## build 73
// IOTDF
module IOTDF( clk, rst, in_en, iot_in, fn_sel, busy, valid, iot_out);
input          clk;
input          rst;
input          in_en;
input  [7:0]   iot_in;
input  [2:0]   fn_sel;
output         busy;
output         valid;
output [127:0] iot_out;
localparam DES_ENCRYPT = 3'b001;
localparam DES_DECRYPT = 3'b010;
localparam CRC_GEN     = 3'b011;
localparam SORT        = 3'b100;
localparam IDLE    = 2'd0;
localparam LOAD    = 2'd1;
(* fsm_encoding = "auto" *) reg [1:0]   current_state, next_state;
reg [3:0]   load_cnt, load_cnt_next;
reg         load_sel, load_sel_next;
reg [127:0] data_buf0, data_buf0_next;
reg [127:0] data_buf1, data_buf1_next;
reg [1:0]   buffer_full, buffer_full_next;
reg         compute_sel, compute_sel_next;
reg         compute_active, compute_active_next;
reg         busy_reg, busy_reg_next;
reg [127:0] result_reg, result_reg_next;
reg         valid_reg, valid_reg_next;
reg         des_start_reg, des_start_reg_next;
reg         crc_sort_start_reg, crc_sort_start_reg_next;
reg         des_en_reg, des_en_reg_next;
reg         crc_sort_en_reg, crc_sort_en_reg_next;
(* synopsys_clock_gating = "true" *) wire enable;
function automatic [127:0] write_byte;
    input [127:0] word_in;
    input [3:0]  byte_idx;
    input [7:0]  byte_value;
    begin
        write_byte = word_in;
        case (byte_idx)
            4'd0:  write_byte[7:0]       = byte_value;
            4'd1:  write_byte[15:8]      = byte_value;
            4'd2:  write_byte[23:16]     = byte_value;
            4'd3:  write_byte[31:24]     = byte_value;
            4'd4:  write_byte[39:32]     = byte_value;
            4'd5:  write_byte[47:40]     = byte_value;
            4'd6:  write_byte[55:48]     = byte_value;
            4'd7:  write_byte[63:56]     = byte_value;
            4'd8:  write_byte[71:64]     = byte_value;
            4'd9:  write_byte[79:72]     = byte_value;
            4'd10: write_byte[87:80]     = byte_value;
            4'd11: write_byte[95:88]     = byte_value;
            4'd12: write_byte[103:96]    = byte_value;
  ...
Size: roughly 5600 cells after synthesis, roughly 870 flip-flops, ~0.049 mm2 of cells after synthesis.
export LEC_CHECK = 0
export CAP_MARGIN = 20
export CORE_MARGIN = 2
export CORE_UTILIZATION = 35
export SLEW_MARGIN = 20
create_clock -name core_clock -period 3.74 [get_ports {clk}]
run.sh (not shown) runs the stock make flow with config.mk's settings and CLKGATE_MAP_FILE=.
diff inputs: build 73 => build 69
# build 73
export LEC_CHECK = 0
export CAP_MARGIN = 20
export CORE_MARGIN = 2
export CORE_UTILIZATION = 35
export SLEW_MARGIN = 20
create_clock -name core_clock -period 3.74 [get_ports {clk}]
# build 69
export LEC_CHECK = 0
export CAP_MARGIN = 20
export CORE_MARGIN = 2
export CORE_UTILIZATION = 65
export SLEW_MARGIN = 20
create_clock -name core_clock -period 3.93 [get_ports {clk}]
Notes after the runs:
Build 69: no failed stages, no open violations at the end. The sequential power in build 69 sits about 3% below the value recorded for build 73. Of build 73 and build 69, the lower met1 capacity usage during global routing belongs to build 73. Measured against build 73, the peak supply drop of build 69 comes out at 1.9 times the reference value. STATUS cell area after layout: build 69 wins against build 73. H-tree level count: build 73 vs build 69 — no meaningful difference.
> inputs changed (build 69 -> build 43)
# build 69
export LEC_CHECK = 0
export CAP_MARGIN = 20
export CORE_MARGIN = 2
export CORE_UTILIZATION = 65
export SLEW_MARGIN = 20
create_clock -name core_clock -period 3.93 [get_ports {clk}]
# build 43
export LEC_CHECK = 0
export CAP_MARGIN = 20
export CORE_MARGIN = 2
export CORE_UTILIZATION = 10
export SLEW_MARGIN = 20
create_clock -name core_clock -period 7.94 [get_ports {clk}]
- Of the two candidates, build 69 has the better first-pass GRT wire length and build 43 the worse one.
- Of build 69 and build 43, build 69 shows the lower worst-case hold slack, with build 43 above it.
- What build 43 reported for cell-internal power has to be multiplied by 2.1 to get the figure for build 69.
- In the flow results for build 69 and build 43, the cell count is larger on build 43.
- Any difference in sequential cell count between build 43 and build 69 is small enough to ignore.
- On build 43: clock group share of total power is 1.0 points lower than what build 69 gave.
- Compared to build 69, build 43 was floorplanned on a bigger die.
- Build 43 vs. build 69: sequential power lost 51%; total stage count of the critical path has increased; multi-input logic portion of the cell area now sits lower; final area now sits higher.
Changes in build 49 relative to build 43:
# build 43
export LEC_CHECK = 0
export CAP_MARGIN = 20
export CORE_MARGIN = 2
export CORE_UTILIZATION = 10
export SLEW_MARGIN = 20
create_clock -name core_clock -period 7.94 [get_ports {clk}]
# build 49
export LEC_CHECK = 0
export CAP_MARGIN = 20
export CORE_MARGIN = 2
export CORE_UTILIZATION = 40
export SLEW_MARGIN = 20
create_clock -name core_clock -period 3.74 [get_ports {clk}]
## What came out
Build 49 vs build 43, total power went up by about 110%.
Origin of the worst setup path = des_inst.current_subkey_reg[44]$_DFFE_PP0P_: build 49; origin of the worst setup path = fn_sel[0]: build 43
Summary: with build 43 as the reference, net switching power in build 49 moved up by more than 100%.
Note that the cell count after placement recorded for build 49 amounts to 0.61 times the value seen in build 43.
| wire length of the first global-routing pass | build 49 vs build 43 | 18000 um lower |
Build 49 vs build 43: chip height down
[compare] base=build 43 new=build 49: part of the cycle the worst path needs went up 27 points; count of cell instances traversed by the critical path higher; relative contribution of combinational cells to total power went up; count of plain and timing-repair buffers in the layout up about 80%; total routing usage reported by global routing went up by 21 points.


Starting RTL as in the previous note.
export LEC_CHECK = 0
export ABC_AREA = 1
export CAP_MARGIN = 20
export CORE_MARGIN = 4
export CORE_UTILIZATION = 25
export GPL_ROUTABILITY_DRIVEN = 0
export MAX_ROUTING_LAYER = met5
export MIN_ROUTING_LAYER = met1
export PLACE_DENSITY_LB_ADDON = 0.21
export SETUP_SLACK_MARGIN = 0.08
export SLEW_MARGIN = 20
export TNS_END_PERCENT = 20
create_clock -name core_clock -period 3.71 [get_ports {clk}]
The baseline produced a clean layout.
Rerun with:
Settings changed: CORE_UTILIZATION 25 to 58, GPL_ROUTABILITY_DRIVEN 0 to 1, PLACE_DENSITY_LB_ADDON 0.21 to default.
Clock period 3.71 ns to 2.6 ns, I/O delays scaled along.
Non-clock buffer count went up by 218.
Via count grows by a few percent.
Worst hold slack got worse by 0.23 ns.


Starting RTL as in the previous note.
make LEC_CHECK=0 CAP_MARGIN=40 CELL_PAD_IN_SITES_DETAIL_PLACEMENT=1 CORE_MARGIN=2 CORE_UTILIZATION=52 CTS_CLUSTER_DIAMETER=292 GPL_ROUTABILITY_DRIVEN=0 GPL_TIMING_DRIVEN=0 HOLD_SLACK_MARGIN=0.09 MAX_ROUTING_LAYER=met4 PLACE_DENSITY_LB_ADDON=0.26 SLEW_MARGIN=20 TNS_END_PERCENT=100 finish   # period 5.0 ns
The starting point stopped in global routing.
Edit:
- CAP_MARGIN: 40 -> 5
- CELL_PAD_IN_SITES_DETAIL_PLACEMENT: 1 -> 2
- CORE_UTILIZATION: 52 -> 42
- GPL_ROUTABILITY_DRIVEN: 0 -> not set
- GPL_TIMING_DRIVEN: 0 -> not set
- MAX_ROUTING_LAYER: met4 -> not set
- PLACE_DENSITY_LB_ADDON: 0.26 -> not set
- TNS_END_PERCENT: 100 -> 10
Result: Now the flow produced a layout that fails on max-capacitance violations, max-slew violations. Die size climbs by 23%. Synthesized area stays the same. Synthesized cell count does not change.
Edit:
- CAP_MARGIN: 5 -> 40
- CELL_PAD_IN_SITES_DETAIL_PLACEMENT: 2 -> 1
- CELL_PAD_IN_SITES_GLOBAL_PLACEMENT: not set -> 3
- CORE_UTILIZATION: 42 -> 67
- GPL_ROUTABILITY_DRIVEN: not set -> 0
- GPL_TIMING_DRIVEN: not set -> 1
- MAX_ROUTING_LAYER: not set -> met4
- PLACE_DENSITY_LB_ADDON: not set -> 0.26
- TNS_END_PERCENT: 10 -> 100
Now the flow stopped in global placement without I/O, error FLW-0024. Synthesized cell count does not change. Area after synthesis is unchanged. Die area came out lower by well over a third.


IOTDF again, from the RTL that the note above started with.
export LEC_CHECK = 0
export CAP_MARGIN = 15
export CELL_PAD_IN_SITES_DETAIL_PLACEMENT = 2
export CORE_ASPECT_RATIO = 1.16
export CORE_MARGIN = 2
export CORE_UTILIZATION = 45
export CTS_CLUSTER_DIAMETER = 369
export CTS_CLUSTER_SIZE = 15
export HOLD_SLACK_MARGIN = -0.06
export SETUP_SLACK_MARGIN = -0.32
export SLEW_MARGIN = 40
export TNS_END_PERCENT = 95
create_clock -name core_clock -period 5.0 [get_ports {clk}]
The baseline reached the layout checks and failed them: capacitance limit, slew limit.
Next try:
--- a/flow/config.mk
+++ b/flow/config.mk
@@ -10 +9,0 @@
-export CORE_ASPECT_RATIO = 1.16
@@ -15 +13,0 @@
-export HOLD_SLACK_MARGIN = -0.06
@@ -18 +16 @@
-export TNS_END_PERCENT = 95
+export TNS_END_PERCENT = 10
This time the run reached the layout checks and failed them: capacitance limit.
Worst setup slack improved by 310 ps.
Final area hardly moves.
Routed wire length shrinks slightly.
Global-route usage falls by 1.4 points.
Count of clock-buffer cells in the layout climbs by 1.
Register-to-register slack is about the same.
Power drops slightly.
Synthesized cell count does not change.
Next try:
--- a/flow/config.mk
+++ b/flow/config.mk
@@ -8 +8 @@
-export CAP_MARGIN = 15
+export CAP_MARGIN = 25
@@ -10 +10,2 @@
-export CORE_MARGIN = 2
+export CORE_ASPECT_RATIO = 1.16
+export CORE_MARGIN = 5
@@ -12 +13 @@
-export CTS_CLUSTER_DIAMETER = 369
+export CTS_CLUSTER_DIAMETER = 164
@@ -13,0 +15,2 @@
+export GPL_TIMING_DRIVEN = 0
+export PLACE_DENSITY_LB_ADDON = 0.08
@@ -15,2 +18,2 @@
-export SLEW_MARGIN = 40
-export TNS_END_PERCENT = 10
+export SLEW_MARGIN = 35
+export TNS_END_PERCENT = 95
This time the run completed without violations.
Wire length fell by 1.3%.
Final cell count grows by 5.7%.
Core utilization went up by 0.84 points.
Worst hold slack gains 3.7 ps.
Worst setup slack got worse by 220 ps.
Sequential cell count does not change.
Count of clock-buffer cells in the layout drops by 4.
Critical path depth climbs by 2.
Power went up by 1.4%.
Next try:
==> flow/config.mk (replaced) <==
export PLATFORM = sky130hd
export DESIGN_NAME = IOTDF
export DESIGN_NICKNAME = IOTDF
export VERILOG_FILES = /design/flow/design.v
export SDC_FILE = /design/flow/constraint.sdc
export NUM_CORES = 4
export LEC_CHECK = 0
export CAP_MARGIN = 20
export CORE_MARGIN = 2
export CORE_UTILIZATION = 9
export SLEW_MARGIN = 20
==> flow/constraint.sdc (replaced) <==
create_clock -name core_clock -period 6.84 [get_ports {clk}]
set_input_delay 1.3680 -clock core_clock [delete_from_list [all_inputs] [get_ports {clk}]]
set_output_delay 1.3680 -clock core_clock [all_outputs]
set_load 0.01 [all_outputs]
The new run completed without violations; clock skew is about the same; design area went up by 11%; worst setup slack gets better by 1700 ps; core utilization drops by 40 points; total power shrinks by 29%; count of clock-buffer cells in the layout goes up by 59; global-route usage goes down by 42 points; via count drops by 19%; wire length falls by 31%.
No activity file was given, so power comes from the tool's default toggle rates.
